==> v21 <==
==> flow/design.v <==
module fpadd_40(x_40,y_40,res_40,clk_40,rst_40);
input [31:0] x_40,y_40;				      
output [31:0] res_40;				 
input clk_40,rst_40;
parameter menw_40=45;             
reg sing_x_40,sing_y_40;	 
reg [7:0] exp_x_40, exp_y_40,exp_res_40;		 
reg [menw_40:0] mes_x_40, mes_y_40,mes_res_40,mes_medi_40;	 
reg zero_40_x,zero_40_y;	
reg signres;		                     
reg [31:0] resout_40;	 
integer int_exp_x,int_exp_y,int_exp_dif_40;	 
integer renorm_40,renorm_400,renorm_401,renorm_402,renorm_403,renorm_404,renorm_405;	 
parameter [menw_40:0] zero_40=0;
integer int_exp_dif_402,int_exp_dif_401,int_exp_dif_404,int_exp_dif_403,int_exp_dif_405,int_exp_dif_406,int_exp_dif_4000,int_exp_dif_400;
reg [menw_40:0] mes_y_402,mes_y_401,mes_y_403,mes_y_404;
reg [menw_40:0] mes_x_402,mes_x_401,mes_x_403,mes_x_404;
reg [menw_40:0] mes_res_401,mes_res_402,mes_res_403,mes_res_404,mes_res_4000,mes_res_400;
reg [7:0] exp_x_402,exp_x_401;
reg [7:0] exp_res_402,exp_res_401,exp_res_403,exp_res_404,exp_res_4000,exp_res_400;
reg sing_x_402,sing_x_401,sing_x_403;
reg sing_y_402,sing_y_401,sing_y_403;
reg signres2,signres1,signres3,signres4,signres5,signres6,signres00,signres0;
assign res_40=resout_40;
always @(*) begin
renorm_40=0;
  zero_40_x = (x_40[30:0]==0)?1:0;
  zero_40_y = (y_40[30:0]==0)?1:0;
  if( y_40[30:0] > x_40[30:0] ) begin
    exp_x_40 = y_40[30:23];
    exp_y_40 = x_40[30:23];
    sing_x_40 = y_40[31];
    sing_y_40 = x_40[31];
    mes_x_40 = (zero_40_y)?0:{ 2'b1, y_40[22:0],zero_40[menw_40:25]};
    mes_y_40 = (zero_40_x)?0:{ 2'b1, x_40[22:0],zero_40[menw_40:25]};
    signres=sing_x_40;
  end else begin
    sing_x_40 = x_40[31];
    sing_y_40 = y_40[31];
    exp_x_40 = x_40[30:23];
    exp_y_40 = y_40[30:23];
    mes_x_40 = (zero_40_x)?0:{ 2'b1, x_40[22:0],zero_40[menw_40:25]};
    mes_y_40 = (zero_40_y)?0:{ 2'b1, y_40[22:0],zero_40[menw_40:25]};
    signres=sing_x_40;
  end
  int_exp_x=exp_x_40;
  int_exp_y=exp_y_40;
  int_exp_dif_40=exp_x_40-exp_y_40;
int_exp_dif_402=int_exp_dif_401;
mes_y_402=mes_y_401;
mes_x_402=mes_x_401;
exp_x_402=exp_x_401;
sing_x_402=sing_x_401;
sing_y_402=sing_y_401;
signres2=signres1;
  if(int_exp_dif_402 > 24) begin
    exp_res_40=exp_x_402;
    mes_res_40=mes_x_402;
  end else begin
    exp_res_40=exp_x_402;
    mes_res_40=0;
    mes_y_402=(int_exp_dif_402[4])?{16'b0,mes_y_402[menw_40:16]}: {mes_y_402};
    mes_y_402=(int_exp_dif_402[3])?{ 8'b0,mes_y_402[menw_40:8 ]}: {mes_y_402};
    mes_y_402=(int_exp_dif_402[2])?{ 4'b0,mes_y_402[menw_40:4 ]}: {mes_y_402};
    mes_y_402=(int_exp_dif_402[1])?{ 2'b0,mes_y_402[menw_40:2 ]}: {mes_y_402};
    mes_y_402=(int_exp_dif_402[0])?{ 1'b0,mes_y_402[menw_40:1 ]}: {mes_y_402};
  end
mes_y_404=mes_y_403;
mes_x_404=mes_x_403;
mes_res_4000=mes_res_400;
exp_res_4000=exp_res_400;
signres00=signres0;
int_exp_dif_4000=int_exp_dif_400;
 if (int_exp_dif_4000 <=24) begin
    if(sing_x_403 == sing_y_403) 
       	mes_res_4000=mes_x_404+mes_y_404;
	 else mes_res_4000=mes_x_404-mes_y_404;
    if(mes_res_4000[menw_40]) begin
      mes_res_4000={1'b0,mes_res_4000[menw_40:1]};
      exp_res_4000=exp_res_4000+1;
    end
  end
mes_res_402=mes_res_401;
int_exp_dif_404=int_exp_dif_403;
signres4=signres3;
exp_res_402=exp_res_401;
renorm_403=renorm_402;
    if(mes_res_402[menw_40-1:menw_40-32]==0) begin 
	renorm_403[5]=1; mes_res_402={ 1'b0,mes_res_402[menw_40-33:0],32'b0 }; 
    end
    if(mes_res_402[menw_40-1:menw_40-16]==0) begin 
	renorm_403[4]=1; mes_res_402={ 1'b0,mes_res_402[menw_40-17:0],16'b0 }; 
    end
    if(mes_res_402[menw_40-1:menw_40-8]==0) begin 
	renorm_403[3]=1; mes_res_402={ 1'b0,mes_res_402[menw_40-9:0], 8'b0 }; 
    end
    if(mes_res_402[menw_40-1:menw_40-4]==0) begin 
	renorm_403[2]=1; mes_res_402={ 1'b0,mes_res_402[menw_40-5:0], 4'b0 }; 
    end
    if(mes_res_402[menw_40-1:menw_40-2]==0) begin 
	renorm_403[1]=1; mes_res_402={ 1'b0,mes_res_402[menw_40-3:0], 2'b0 }; 
    end
    if(mes_res_402[menw_40-1   ]==0) begin 
	renorm_403[0]=1; mes_res_402={ 1'b0,mes_res_402[menw_40-2:0], 1'b0 }; 
    end
mes_res_404=mes_res_403;
signres6=signres5;
renorm_405=renorm_404;
exp_res_404=exp_res_403;
int_exp_dif_406=int_exp_dif_405;
  if (int_exp_dif_406 <=60)
  begin
    if(mes_res_404 != 0) begin
      if(mes_res_404[menw_40-24:0]==0 && mes_res_404[menw_40-24]==1) begin
	if(mes_res_404[menw_40-11]==1) mes_res_404=mes_res_404+{1'b1,zero_40[menw_40-11:0]};
      end else begin
        mes_res_404=mes_res_404;
      end
      exp_res_404=exp_res_404-renorm_405;
      if(mes_res_404[menw_40-1]==0) begin
       exp_res_404=exp_res_404+1;
       mes_res_404={1'b0,mes_res_404[menw_40-1:1]};
      end
    end else begin
      exp_res_404=0;
      signres6=0;
    end
  end
resout_40={signres6,exp_res_404,mes_res_404[menw_40-2:menw_40-24]};
end
always @(posedge clk_40 or posedge rst_40)
begin
	if (rst_40) 
begin
int_exp_dif_401<=0;
mes_x_401<=0;
mes_y_401<= 0;
exp_x_401 <= 0;
sing_x_401<=0;
sing_y_401<=0;
signres1<=0;
renorm_401<=0;
mes_y_403 <= 0;
mes_x_403 <= 0;
sing_x_403 <= 0;
sing_y_403 <= 0;
mes_res_400 <= 0;
renorm_400 <= 0;
signres0 <= 0;
int_exp_dif_400 <= 0;
exp_res_400 <= 0;
mes_res_401 <= 0;
int_exp_dif_403<= 0;
signres3 <= 0;
exp_res_401<= 0;
renorm_402 <= 0;
mes_res_403<=  0;
signres5<= 0;
renorm_404<= 0;
exp_res_403<= 0;
int_exp_dif_405 <= 0;
end
	else begin
	int_exp_dif_401<= int_exp_dif_40;
	mes_x_401<= mes_x_40;
	mes_y_401<= mes_y_40;
	exp_x_401 <= exp_x_40;
	sing_x_401<= sing_x_40;
	sing_y_401<= sing_y_40;
	signres1<= signres;
	renorm_401<= renorm_40;
	mes_y_403 <= mes_y_402;
	mes_x_403 <= mes_x_402;
	sing_x_403 <= sing_x_402;
	sing_y_403 <= sing_y_402;
	mes_res_400 <= mes_res_40;
	renorm_400 <= renorm_401;
	signres0 <= signres2;
	int_exp_dif_400 <= int_exp_dif_402;
	exp_res_400 <= exp_res_40;
	mes_res_401 <= mes_res_4000;
	int_exp_dif_403<= int_exp_dif_4000;
	signres3 <= signres00;
	exp_res_401<= exp_res_4000;
	renorm_402 <= renorm_400;
	mes_res_403 <= mes_res_402;
	signres5 <= signres4;
	renorm_404 <= renorm_403;
	exp_res_403 <= exp_res_402;
	int_exp_dif_405 <= int_exp_dif_404;
	end
end
endmodule
==> flow/run.sh <==
#!/bin/bash
# the make line also repeats each setting of config.mk as NAME=value (left out here)
make -C /OpenROAD-flow-scripts/flow DESIGN_CONFIG=/design/flow/config.mk WORK_HOME=/design/flow/orfs CLKGATE_MAP_FILE= finish
==> flow/config.mk <==
export PLATFORM = sky130hd
export DESIGN_NAME = fpadd_40
export DESIGN_NICKNAME = fpadd_40
export VERILOG_FILES = /design/flow/design.v
export SDC_FILE = /design/flow/constraint.sdc
export NUM_CORES = 4
export LEC_CHECK = 0
export ABC_AREA = 1
export CAP_MARGIN = 20
export CORE_ASPECT_RATIO = 1.46
export CORE_MARGIN = 2
export CORE_UTILIZATION = 72
export CTS_CLUSTER_DIAMETER = 399
export CTS_CLUSTER_SIZE = 98
export PLACE_DENSITY = 0.36
export SETUP_SLACK_MARGIN = 0.54
export SLEW_MARGIN = 20
export TNS_END_PERCENT = 10
==> flow/constraint.sdc <==
create_clock -name core_clock -period 2.38 [get_ports {clk_40}]
set_input_delay 0.4760 -clock core_clock [delete_from_list [all_inputs] [get_ports {clk_40}]]
set_output_delay 0.4760 -clock core_clock [all_outputs]
set_load 0.01 [all_outputs]
==> v31 (differences from v21) <==
- ABC_AREA: 1 -> unset
- CORE_ASPECT_RATIO: 1.46 -> unset
- CORE_UTILIZATION: 72 -> 40
- CTS_CLUSTER_DIAMETER: 399 -> unset
- CTS_CLUSTER_SIZE: 98 -> unset
- PLACE_DENSITY: 0.36 -> unset
- SETUP_SLACK_MARGIN: 0.54 -> unset
- TNS_END_PERCENT: 10 -> unset
==> flow/constraint.sdc (replaced) <==
create_clock -name core_clock -period 5.0 [get_ports {clk_40}]
set_input_delay 1.0000 -clock core_clock [delete_from_list [all_inputs] [get_ports {clk_40}]]
set_output_delay 1.0000 -clock core_clock [all_outputs]
set_load 0.01 [all_outputs]
==> qor summary <==
metric                                                                         v21                       v31
Avg Synthesized Cell Area                                                 7.16 µm²                  9.30 µm²
Top-count cell post-synth                                 sky130_fd_sc_hd__nand2_1  sky130_fd_sc_hd__dfrtp_1
Area leader share                                                            39.5%                     41.8%
Post-synthesis mux area share                                               0.610%                     13.3%
CTS HTree Levels                                                                 1                         2
Area reported by Yosys stat                                             0.0197 mm²                0.0186 mm²
HPWL after detailed placement                                             49000 µm                  42100 µm
Post-CTS repair timing setup buffer count                                       57                         1
Number of buffers added by the clock tree synthesis step                         7                        34
Result of the run                                                   did not finish  no timing/DRC/antenna violations
Failing step                                                        global routing                         -
Aoi share                                                                    15.5%                     16.2%
Net count entering floorplan                                                  2883                      2136
Syn Inst Count                                                                2749                      2002
Core area                                                               0.0270 mm²                0.0463 mm²
Chip area                                                               0.0287 mm²                0.0483 mm²
Die W                                                                       141 µm                    220 µm
